job 559:
// matvecmult
module matvecmult(
    CLK,
    RST,
    vector_x,
    vector_b,
    vector_y,
    Q,
    A,
    finish
);
Size in the first run: about 2100 cells after synthesis, about 130 flip-flops.
export LEC_CHECK = 0
export ABC_AREA = 0
export CAP_MARGIN = 30
export CELL_PAD_IN_SITES_DETAIL_PLACEMENT = 0
export CORE_MARGIN = 2
export CORE_UTILIZATION = 65
export CTS_CLUSTER_SIZE = 61
export GPL_ROUTABILITY_DRIVEN = 1
export MAX_ROUTING_LAYER = met4
export MIN_ROUTING_LAYER = met1
export PLACE_DENSITY = 0.58
export SETUP_SLACK_MARGIN = 1.22
export SLEW_MARGIN = 20
export TNS_END_PERCENT = 65
create_clock -name core_clock -period 11.2 [get_ports {CLK}]
run.sh (not shown) runs the stock make flow with config.mk's settings and CLKGATE_MAP_FILE=.
The flow ended early for job 559: it failed with a tool error in 5_1_grt.
Changes in job 8996 relative to job 559:
- a change of SETUP_SLACK_MARGIN from 1.22 to 0.16
- a change of CORE_UTILIZATION from 65 to 58
- a deleted MAX_ROUTING_LAYER that had been met4
- a change of the clock period (ns, I/O delays scaled along) from 11.2 to 5.71
==> comparison <==
From the logs: job 8996 reached the end of the flow and failed the layout checks with setup timing. Per the comparison of job 8996 with job 559, number of clock sinks seen by CTS has remained practically unchanged, total of cells resized after clock tree synthesis increased by about 17% relative to the old numbers, area fraction in compound gates after synthesis closely matched the old numbers, total cell area at the placement stage now sits higher. Between job 8996 and job 559, it is job 8996 whose total setup buffers inserted after CTS is lower, by 1. Taking job 559 as the reference point, the full die area of job 8996 rises by 12%. Higher weighted congestion at the end of routability-driven global placement among job 559 and job 8996: job 8996. | number of buffers added by the clock tree synthesis step | job 559 vs job 8996 | ≈ equal |. Job 559 → job 8996: number of I/O port buffers closely matched the old numbers; floorplan-stage core utilization lost 6.5 points; number of cell rows increased 4.7%.
### job 8996 -> job 3214
- SETUP_SLACK_MARGIN changed from 0.16 to -0.76
- TNS_END_PERCENT changed from 65 to 5
- CTS_CLUSTER_SIZE changed from 61 to 48
- PLACE_DENSITY removed (was 0.58)
- ABC_AREA changed from 0 to 1
- CTS_CLUSTER_DIAMETER newly set to 247
- PLACE_DENSITY_LB_ADDON newly set to 0.29
- CORE_UTILIZATION changed from 58 to 30
- the clock period (ns, I/O delays scaled along) changed from 5.71 to 11.2
Findings:
Job 3214 went all the way through synthesis, placement and routing and the layout is clean on timing, DRC and antenna. Core utilization: job 3214 lower than job 8996. Looking at job 8996 and job 3214, the design area is a wash. Between job 3214 and job 8996, it is job 3214 whose register area share after synthesis is lower, by 1.5 points. Taking job 8996 as the reference point, the cell resize tally after clock tree synthesis of job 3214 falls by 609. Job 3214 against job 8996; wire length of the first global-routing pass is down by more than 10%. Worst setup slack: higher on job 3214. Going from job 8996 to job 3214, total negative slack for setup checks moved up; minimum hold slack down 0.019 ns; post-synth design cell area went up about 10%.
Input changes introduced in job 2042 (baseline for comparison: job 3214):
- an added HOLD_SLACK_MARGIN of 0.28
- an added CELL_PAD_IN_SITES_GLOBAL_PLACEMENT of 3
- an added CORE_ASPECT_RATIO of 0.5
- a change of CORE_UTILIZATION from 30 to 40
--- outcome ---
- No final results exist for job 2042, since it was stopped by error FLW-0024 during 3_3_place_gp.
- From job 3214 to job 2042 the numbers moved as follows: post-synthesis share of cell area spent on xor and xnor gates flat; post-synthesis share of cell area spent on and-or and or-and gates saw little to no change; number of synthesized register bits comparable; die height dropped 38%; yosys synthesis chip area comparable.
- From job 3214 to job 2042 the numbers moved as follows: area of the die decreased by about 25% relative to the old numbers, number of cell rows decreased by about 40% relative to the old numbers, register share after synthesis closely matched the old numbers, gate count after technology mapping closely matched the old numbers.
- Job 2042 ended up with a higher initial standard-cell utilization of the core than job 3214 did.
- Sort job 2042 and job 3214 by die outline width, descending, and job 2042 comes first.

* * *

Starting RTL as in the previous note.
make LEC_CHECK=0 ABC_AREA=1 CAP_MARGIN=20 CORE_MARGIN=2 CORE_UTILIZATION=53 CTS_CLUSTER_DIAMETER=227 CTS_CLUSTER_SIZE=90 GPL_TIMING_DRIVEN=0 PLACE_DENSITY=0.37 SLEW_MARGIN=20 TNS_END_PERCENT=35 finish   # period 10.0 ns
The starting point finished but failed the layout checks on negative setup slack.
Edit:
Settings changed: ABC_AREA 1 to unset, CORE_UTILIZATION 53 to 62, CTS_CLUSTER_DIAMETER 227 to unset, CTS_CLUSTER_SIZE 90 to unset, GPL_TIMING_DRIVEN 0 to unset, PLACE_DENSITY 0.37 to unset, TNS_END_PERCENT 35 to unset.
Clock period 10.0 ns to 15.0 ns, I/O delays scaled along.
=> The changed run finished with timing, DRC and antenna clean; die size decreases by 22%; hold slack is better by 0.012 ns.

* * *

Setup of v59:
Starting RTL as in the previous note.
Settings: LEC_CHECK=0, ABC_AREA=1, CAP_MARGIN=20, CORE_MARGIN=2, CORE_UTILIZATION=63, CTS_CLUSTER_SIZE=94, PLACE_DENSITY=0.35, SLEW_MARGIN=20; clock period 4.96 ns.
Stage in which a tool error killed v59: 5_1_grt.
Edits applied to the flow inputs when going from v59 to v25:
Settings: CTS_CLUSTER_DIAMETER newly set to 371; CORE_UTILIZATION changed from 63 to 72; CORE_ASPECT_RATIO newly set to 0.5; TNS_END_PERCENT newly set to 5.
Notes after the runs:
What ended v25 was a tool error in 3_5_place_dp; the run never finished.
In v25, the floorplan-stage core utilization came out 9.1 points above the value in v59.
Looking at number of rows in the core area, v25 sits about 34% lower than v59 does.
From v59 to v25, cell area after synthesis did not move at all.
Between v25 and v59, it is v25 whose horizontal die size is higher, by 32%.
As far as fraction of the yosys area taken by sequential cells goes, v25 and v59 are indistinguishable; the numbers are identical.
v25 ends up with lower die size than v59 does.
Re vertical die size: v59 was higher than v25.
v59 has a lower final estimated routing congestion in global placement than v25.
What v31 does differently from v25 at the input level:
Settings: a change of CTS_CLUSTER_SIZE from 94 to 90; a change of CORE_UTILIZATION from 72 to 57; a deleted CTS_CLUSTER_DIAMETER that had been 371; a deleted CORE_ASPECT_RATIO that had been 0.5; a deleted ABC_AREA that had been 1; an added MAX_ROUTING_LAYER of met4; a deleted TNS_END_PERCENT that had been 5; a deleted PLACE_DENSITY that had been 0.35; a change of the clock period (ns, I/O delays scaled along) from 4.96 to 10.0.
Results
- Relative to v25, mean instance size in the synthesized netlist has increased by about 35% in v31.
- Sort v31 and v25 by post-synthesis simple-gate area fraction desc -> top: v25
- On area inside the core boundary, v31 does worse than v25.
- Measured against each other, v31 and v25 differ in area after synthesis, the higher figure coming from v25.
- Floorplan check, v31 vs v25: die outline larger in v31
- Looking at standard-cell row count, v31 sits about 50% above v25.
- In v31 the implementation completed, yet the final layout does not meet the checks, the culprit being setup timing.
- On v31: synthesized cell count is 1014 lower than what v25 gave.
- Comparing v31 and v25, the higher sequential element share of the synthesized area was measured on v31.
- Re routability congestion estimate: v31 and v25 aren't equal, and the higher value belongs to v25.
The inputs of v49 differ from those of v31 as listed below.
Settings: CTS_CLUSTER_SIZE removed (was 90); CAP_MARGIN changed from 20 to 15; GPL_TIMING_DRIVEN newly set to 0; CORE_UTILIZATION changed from 57 to 40; MAX_ROUTING_LAYER changed from met4 to met5; PLACE_DENSITY newly set to 0.59.
[summary]
- Taking v31 as the reference, in v49 synthesis-to-finish area growth -6.9 points, number of iterations in the first detailed-routing pass now sits higher, number of post-CTS setup repair buffers climbed 2, routed wire length +2800 µm, critical path data arrival time dropped 0.13 ns.
- Taking v31 as the reference, in v49 flop share of the area rose 0.57 points; share of the core filled with cells in the final layout fell 28 points; worst hold slack fell 0.0078 ns; overall via count from detail_route fell about 9%.
- Looking at post-layout period usage of the worst path, v49 sits 1.4 points lower than v31 does.
- v49 ran to completion and came out clean on the timing, design-rule and antenna checks.
[inputs] v35 vs v49
Settings: removing PLACE_DENSITY (formerly 0.59); changing CORE_UTILIZATION from 40 to 10; removing MAX_ROUTING_LAYER (formerly met5); removing GPL_TIMING_DRIVEN (formerly 0); changing CAP_MARGIN from 15 to 20; changing the clock period (ns, I/O delays scaled along) from 10.0 to 11.1.
## What came out
Diff v49 -> v35: global-route usage fell by 23 points. v35 and v49 all finish clean. Looking at fraction of met1 tracks used by global routing, v35 sits 40 points below v49. Delta(area of the chip, v35 - v49) > 0.

* * *

Setup of wip/xenon:
Starting RTL as in the previous note.
Settings: LEC_CHECK=0, CAP_MARGIN=0, CELL_PAD_IN_SITES_GLOBAL_PLACEMENT=3, CORE_ASPECT_RATIO=0.93, CORE_MARGIN=2, CORE_UTILIZATION=40, CTS_CLUSTER_DIAMETER=50, CTS_CLUSTER_SIZE=11, GPL_TIMING_DRIVEN=0, MAX_ROUTING_LAYER=met4, MIN_ROUTING_LAYER=met2, PLACE_DENSITY_LB_ADDON=0.1, SLEW_MARGIN=20, TNS_END_PERCENT=75; clock period 10.0 ns.
wip/xenon: aborted in global placement (tool error)
#### Input delta (wip/maple over wip/xenon)
- clearing TNS_END_PERCENT, which used to be 75
- clearing GPL_TIMING_DRIVEN, which used to be 0
- clearing MIN_ROUTING_LAYER, which used to be met2
- clearing PLACE_DENSITY_LB_ADDON, which used to be 0.1
- clearing CORE_ASPECT_RATIO, which used to be 0.93
- clearing CELL_PAD_IN_SITES_GLOBAL_PLACEMENT, which used to be 3
- clearing CTS_CLUSTER_DIAMETER, which used to be 50
- clearing MAX_ROUTING_LAYER, which used to be met4
- clearing CTS_CLUSTER_SIZE, which used to be 11
- swapping 0 for 20 in CAP_MARGIN
Findings:
- wip/maple ran to completion and came out clean on the timing, design-rule and antenna checks.
- From wip/xenon to wip/maple, chip area from the yosys synthesis statistics did not move at all.
- Between wip/xenon and wip/maple, the synthesized flop and latch total does not differ in any meaningful way.
- Going from wip/xenon to wip/maple, starting utilization of the core area now sits at about the same level, die size was more or less identical, area of the core about even, die extent in y went up 3.6%, fraction of registers with async set/reset comparable.
For wip/cedar, these inputs were changed with respect to wip/maple:
- putting MAX_ROUTING_LAYER at met4 where nothing was set
- putting PLACE_DENSITY at 0.59 where nothing was set
- In the reports for wip/cedar and wip/maple, the larger global-route met2 utilization belongs to wip/cedar.
- Every stage of the flow completed for wip/cedar, and the final layout passed the timing, design-rule and antenna checks.
- wip/maple → wip/cedar: number of vias in the routed layout neither gained nor lost much, worst reg-to-reg setup slack now smaller, design area held steady.
- Lower first-iteration DRC count was reported by wip/cedar, not wip/maple.
- Measured against wip/cedar, the count of cells along the worst register-to-register path of wip/maple comes out at 0.875 times the reference value.
- The number of antenna violations at the first check in global routing of wip/cedar exceeds that of wip/maple by 1.
- The worst slack on hold paths of wip/maple and that of wip/cedar are within noise of each other.
Edits applied to the flow inputs when going from wip/cedar to wip/garnet:
- removing MAX_ROUTING_LAYER (formerly met4)
- setting CTS_CLUSTER_DIAMETER to 227 for the first time
- setting ABC_AREA to 1 for the first time
- setting CTS_CLUSTER_SIZE to 90 for the first time
- setting TNS_END_PERCENT to 35 for the first time
- setting GPL_TIMING_DRIVEN to 0 for the first time
- changing CORE_UTILIZATION from 40 to 52
- changing PLACE_DENSITY from 0.59 to 0.37
Results
- Complete run, failing final checks: wip/garnet, reason setup timing.
- For the half-perimeter wire length of the detailed placement result, wip/garnet came in 13% lower than wip/cedar did.
- Delta (wip/garnet minus wip/cedar): met3 wirelength from detailed routing rose 1600 um, total routed wirelength fell 6900 um, cell count rose 717.
- Floorplan die width ended up 18 um lower on wip/garnet than on wip/cedar.
- Across both runs, standard-cell row count was lower for wip/garnet than for wip/cedar.
- In the reports for wip/garnet and wip/cedar, the larger pin slew with the least headroom to its limit belongs to wip/garnet.
